==> willow: inputs <==
==> flow/design.v <==
`timescale 1ns/10ps
module  SOBEL(clk,reset,busy,ready,iaddr,idata,cdata_rd,cdata_wr,caddr_rd,caddr_wr,cwr,crd,csel	);
	input clk,reset;
	input ready;
	input [7:0] idata;
	input [7:0] cdata_rd;
	output reg busy;
	output reg [16:0] iaddr;
	output reg [7:0] cdata_wr;
	output [15:0] caddr_rd;
	output reg [15:0] caddr_wr;
	output reg cwr;
	output crd;
	output reg [1:0] csel;
	assign caddr_rd = 16'd0;
	assign crd = 1'b0;
	localparam IDLE = 2'd0, READ = 2'd1, WRITE = 2'd2, DONE = 2'd3;
	reg [1:0] state;
	reg [3:0] count;
	reg [16:0] count_iaddr;    
	reg [16:0] w_count;        
	reg [71:0] pixel_value;    
	reg [7:0] sobel_x;
	wire [71:0] win = {idata, pixel_value[63:0]};
	wire [7:0] p0 = win[7:0],   p1 = win[15:8],  p2 = win[23:16];
	wire [7:0] p3 = win[31:24], p5 = win[47:40];
	wire [7:0] p6 = win[55:48], p7 = win[63:56], p8 = win[71:64];
	wire signed [11:0] gx = $signed({4'b0, p0}) + $signed({3'b0, p3, 1'b0}) + $signed({4'b0, p6})
	                      - $signed({3'b0, p5, 1'b0}) - $signed({4'b0, p2}) - $signed({4'b0, p8});
	wire signed [11:0] gy_r = $signed({4'b0, pixel_value[7:0]}) + $signed({3'b0, pixel_value[15:8], 1'b0}) + $signed({4'b0, pixel_value[23:16]})
	                        - $signed({3'b0, pixel_value[63:56], 1'b0}) - $signed({4'b0, pixel_value[55:48]}) - $signed({4'b0, pixel_value[71:64]});
	function [7:0] clamp(input signed [11:0] v);
		if (v > 255) clamp = 8'd255;
		else if (v < 0) clamp = 8'd0;
		else clamp = v[7:0];
	endfunction
	wire [8:0] temp_combine = sobel_x + cdata_wr + 9'd1;
	always @(posedge clk)
	begin
		if (reset) begin
			state <= IDLE;
			busy <= 1'b0;
			cwr <= 1'b0;
			csel <= 2'b00;
			count <= 4'd0;
			iaddr <= 17'd0;
			count_iaddr <= 17'd0;
			w_count <= 17'd0;
			caddr_wr <= 16'd0;
			cdata_wr <= 8'd0;
		end
		else begin
			case (state)
			IDLE: begin
				if (ready) begin
					busy <= 1'b1;
					state <= READ;
					count <= 4'd0;
					count_iaddr <= 17'd0;
					iaddr <= 17'd0;
					w_count <= 17'd0;
				end
			end
			READ: begin
				pixel_value[count*8 +: 8] <= idata;
				if (count == 4'd8) begin
					cwr <= 1'b1;
					csel <= 2'b01;
					cdata_wr <= clamp(gx);
					sobel_x <= clamp(gx);
					caddr_wr <= w_count[15:0];
					state <= WRITE;
				end
				else begin
					if (count == 4'd2 || count == 4'd5)
						iaddr <= iaddr + 17'd256;
					else
						iaddr <= iaddr + 17'd1;
					count <= count + 4'd1;
				end
			end
			WRITE: begin
				if (csel == 2'b01) begin
					csel <= 2'b10;
					cdata_wr <= clamp(gy_r);
				end
				else if (csel == 2'b10) begin
					csel <= 2'b11;
					cdata_wr <= temp_combine[8:1];
				end
				else begin
					cwr <= 1'b0;
					csel <= 2'b00;
					count <= 4'd0;
					w_count <= w_count + 17'd1;
					if (w_count == 17'd65535) begin
						busy <= 1'b0;
						state <= DONE;
					end
					else begin
						state <= READ;
						if (count_iaddr % 258 == 255) begin
							count_iaddr <= count_iaddr + 17'd3;
							iaddr <= count_iaddr + 17'd3;
						end
						else begin
							count_iaddr <= count_iaddr + 17'd1;
							iaddr <= count_iaddr + 17'd1;
						end
					end
				end
			end
			default: ;
			endcase
		end
	end
endmodule
==> flow/run.sh <==
#!/bin/bash
# the make line also repeats each setting of config.mk as NAME=value (left out here)
make -C /OpenROAD-flow-scripts/flow DESIGN_CONFIG=/design/flow/config.mk WORK_HOME=/design/flow/orfs CLKGATE_MAP_FILE= finish
==> flow/config.mk <==
export PLATFORM = sky130hd
export DESIGN_NAME = SOBEL
export DESIGN_NICKNAME = SOBEL
export VERILOG_FILES = /design/flow/design.v
export SDC_FILE = /design/flow/constraint.sdc
export NUM_CORES = 4
export LEC_CHECK = 0
export CAP_MARGIN = 20
export CORE_MARGIN = 2
export CORE_UTILIZATION = 72
export CTS_CLUSTER_DIAMETER = 334
export CTS_CLUSTER_SIZE = 37
export MAX_ROUTING_LAYER = met4
export SETUP_SLACK_MARGIN = 1.51
export SLEW_MARGIN = 20
==> flow/constraint.sdc <==
create_clock -name core_clock -period 10.1 [get_ports {clk}]
set_input_delay 2.0200 -clock core_clock [delete_from_list [all_inputs] [get_ports {clk}]]
set_output_delay 2.0200 -clock core_clock [all_outputs]
set_load 0.01 [all_outputs]
==> quartz: changes against willow <==
- CORE_UTILIZATION: 72 -> 59
- CTS_CLUSTER_DIAMETER: 334 -> unset
- CTS_CLUSTER_SIZE: 37 -> unset
- MAX_ROUTING_LAYER: met4 -> unset
- SETUP_SLACK_MARGIN: 1.51 -> unset
==> flow/constraint.sdc (replaced) <==
create_clock -name core_clock -period 5.18 [get_ports {clk}]
set_input_delay 1.0360 -clock core_clock [delete_from_list [all_inputs] [get_ports {clk}]]
set_output_delay 1.0360 -clock core_clock [all_outputs]
set_load 0.01 [all_outputs]
==> xenon: changes against willow <==
- CTS_CLUSTER_DIAMETER: 334 -> unset
- CTS_CLUSTER_SIZE: 37 -> unset
- MAX_ROUTING_LAYER: met4 -> unset
- PLACE_DENSITY: unset -> 0.95
- SETUP_SLACK_MARGIN: 1.51 -> unset
- TNS_END_PERCENT: unset -> 5
==> flow/constraint.sdc (replaced) <==
create_clock -name core_clock -period 7.95 [get_ports {clk}]
set_input_delay 1.5900 -clock core_clock [delete_from_list [all_inputs] [get_ports {clk}]]
set_output_delay 1.5900 -clock core_clock [all_outputs]
set_load 0.01 [all_outputs]
==> tundra: changes against willow <==
- CTS_CLUSTER_DIAMETER: 334 -> unset
- CTS_CLUSTER_SIZE: 37 -> unset
- MAX_ROUTING_LAYER: met4 -> unset
- PLACE_DENSITY: unset -> 0.81
- SETUP_SLACK_MARGIN: 1.51 -> unset
==> flow/constraint.sdc (replaced) <==
create_clock -name core_clock -period 8.66 [get_ports {clk}]
set_input_delay 1.7320 -clock core_clock [delete_from_list [all_inputs] [get_ports {clk}]]
set_output_delay 1.7320 -clock core_clock [all_outputs]
set_load 0.01 [all_outputs]
==> comparison <==
- tundra reached the layout checks and failed them: setup timing. xenon aborted during global routing (5_1_grt) on GRT-0116. quartz completed, yet does not pass: setup timing. willow ran to the end with no violations.
- In quartz the first-iteration DRC count is lower than in willow, by 46%.
- Sequential cell count is the same in quartz and willow.
- The highest register-to-register slack belongs to willow, the lowest to quartz.
- Die area is the same in willow and tundra.
- Final cell count: quartz > tundra > willow.
- Against willow, the routed wire length of quartz is smaller by about 8%.
- Between tundra and quartz, the lower worst hold slack is in tundra (gap 0.0043 ns).
- Clock skew: tundra > willow > quartz.

========
==> exp/quartz <==
Starts from the design.v that is shown in full above.
Settings: LEC_CHECK=0, ABC_AREA=1, CAP_MARGIN=0, CELL_PAD_IN_SITES_DETAIL_PLACEMENT=0, CELL_PAD_IN_SITES_GLOBAL_PLACEMENT=0, CORE_MARGIN=5, CORE_UTILIZATION=40, CTS_CLUSTER_DIAMETER=300, GPL_TIMING_DRIVEN=1, MAX_ROUTING_LAYER=met4, MIN_ROUTING_LAYER=met1, PLACE_DENSITY_LB_ADDON=0.28, SETUP_SLACK_MARGIN=2.82, SLEW_MARGIN=35, TNS_END_PERCENT=90; clock period 9.6 ns.
run.sh (not shown) runs the stock make flow with config.mk's settings and CLKGATE_MAP_FILE=.
==> exp/onyx (differences from exp/quartz) <==
- ABC_AREA: 1 -> default
- CAP_MARGIN: 0 -> 20
- CELL_PAD_IN_SITES_DETAIL_PLACEMENT: 0 -> default
- CELL_PAD_IN_SITES_GLOBAL_PLACEMENT: 0 -> default
- CORE_MARGIN: 5 -> 2
- CORE_UTILIZATION: 40 -> 66
- CTS_CLUSTER_DIAMETER: 300 -> default
- GPL_TIMING_DRIVEN: 1 -> default
- MAX_ROUTING_LAYER: met4 -> default
- MIN_ROUTING_LAYER: met1 -> default
- PLACE_DENSITY_LB_ADDON: 0.28 -> default
- SETUP_SLACK_MARGIN: 2.82 -> default
- SLEW_MARGIN: 35 -> 20
- TNS_END_PERCENT: 90 -> default
==> flow/constraint.sdc (replaced) <==
create_clock -name core_clock -period 7.95 [get_ports {clk}]
set_input_delay 1.5900 -clock core_clock [delete_from_list [all_inputs] [get_ports {clk}]]
set_output_delay 1.5900 -clock core_clock [all_outputs]
set_load 0.01 [all_outputs]
==> exp/violet (differences from exp/quartz) <==
- ABC_AREA: 1 -> default
- CAP_MARGIN: 0 -> 20
- CELL_PAD_IN_SITES_DETAIL_PLACEMENT: 0 -> default
- CELL_PAD_IN_SITES_GLOBAL_PLACEMENT: 0 -> default
- CORE_MARGIN: 5 -> 7
- CORE_UTILIZATION: 40 -> 58
- CTS_CLUSTER_DIAMETER: 300 -> 393
- CTS_CLUSTER_SIZE: default -> 95
- GPL_TIMING_DRIVEN: 1 -> default
- MAX_ROUTING_LAYER: met4 -> default
- MIN_ROUTING_LAYER: met1 -> default
- PLACE_DENSITY: default -> 0.35
- PLACE_DENSITY_LB_ADDON: 0.28 -> default
- SETUP_SLACK_MARGIN: 2.82 -> default
- SLEW_MARGIN: 35 -> 20
- TNS_END_PERCENT: 90 -> 10
==> exp/garnet (differences from exp/quartz) <==
- ABC_AREA: 1 -> default
- CAP_MARGIN: 0 -> 20
- CELL_PAD_IN_SITES_DETAIL_PLACEMENT: 0 -> default
- CELL_PAD_IN_SITES_GLOBAL_PLACEMENT: 0 -> default
- CORE_MARGIN: 5 -> 2
- CORE_UTILIZATION: 40 -> 72
- CTS_CLUSTER_DIAMETER: 300 -> default
- GPL_TIMING_DRIVEN: 1 -> default
- MAX_ROUTING_LAYER: met4 -> default
- MIN_ROUTING_LAYER: met1 -> default
- PLACE_DENSITY: default -> 0.75
- PLACE_DENSITY_LB_ADDON: 0.28 -> default
- SETUP_SLACK_MARGIN: 2.82 -> default
- SLEW_MARGIN: 35 -> 20
- TNS_END_PERCENT: 90 -> default
==> flow/constraint.sdc (replaced) <==
create_clock -name core_clock -period 8.76 [get_ports {clk}]
set_input_delay 1.7520 -clock core_clock [delete_from_list [all_inputs] [get_ports {clk}]]
set_output_delay 1.7520 -clock core_clock [all_outputs]
set_load 0.01 [all_outputs]
==> notes.md <==
Synthesis and place-and-route results.

- Setup repair after global routing could not meet its margin everywhere.
- According to the timing report, the arrival time at the worst endpoint equals 8610 ps.
- The tool warning count for the run is 42.
- The initial antenna violation count was 0.
- Yosys attributes the largest share of cell area to sky130_fd_sc_hd__edfxtp_1, sky130_fd_sc_hd__dfxtp_1, sky130_fd_sc_hd__fa_1.
- Per the synthesis report, the AND-OR/OR-AND share of the synthesized area is 15.03%.
- The flow ran to the end and the layout has no timing, DRC or antenna violations.
- The layout contains a multi-input combinational cell count of 1272.
- The pin count of the biggest net entering global routing is 41.
- The post-placement worst setup slack is 850.8 ps.
- The global-route wire length before repair is 57200 um.
- The final worst clock skew is 9.822 ps.
- Per the layout report, the design carries 21 clock buffers.
Source of the figures above: exp/quartz

==> notes.md <==
Synthesis and place-and-route results.

- The final worst clock skew is 15.20 ps.
- The total number of multi-input combinational cells is 1084.
- The worst register-to-register path has a setup slack of 480 ps.
- The report counts max-capacitance violations totalling 0.
- Counting flops with a built-in enable in the synthesized netlist gives 72.
- Per the detail_route report, routed wire per instance is 17.84 um.
- The pin count of the biggest net entering global routing is 75.
- The post-synthesis compound-gate area fraction is 21.61%.
- The hold-critical path endpoint is caddr_wr[11].
- The area share of the largest cell type after synthesis is 17.55%.
- The synthesis report lists the most area-consuming cells as sky130_fd_sc_hd__edfxtp_1, sky130_fd_sc_hd__dfxtp_1, sky130_fd_sc_hd__fa_1.
- Data on the critical path arrives at its endpoint at 9490 ps.
- The run finished with no timing, DRC or antenna violations.
- In the finished layout, the clock tree contains a buffer count of 17.
Source of the figures above: exp/violet

==> notes.md <==
Synthesis and place-and-route results.

- The run finished, with violations left.
- In this run the layout check failures are setup timing.
- In the post-route analysis, the smallest setup slack over all paths is -1459 ps.
- The final count of negative-setup-slack endpoints is 32.
- The warning total across the stage logs is 43.
- The initial antenna violation count is 7.
- The total number of multi-input combinational cells is 1084.
- Setup repair after global routing could not meet its margin everywhere.
Source of the figures above: exp/garnet

==> notes.md <==
Synthesis and place-and-route results.

- The final count of negative-setup-slack endpoints is 32.
- The layout checks failed on setup timing.
- Timing analysis after detailed placement gives a worst setup slack of -939.3 ps.
- Entering global routing, the biggest net connects 75 pins.
- According to the timing report, the arrival time at the worst endpoint equals 9200 ps.
- After layout, the worst setup slack is -887.4 ps.
- The clock tree buffer count of the final layout is 22.
- The post-synthesis compound-gate area fraction is 21.61%.
- 1084 cells are multi-input combinational gates.
- The flow ran to the end, but the layout failed its checks.
Source of the figures above: exp/onyx

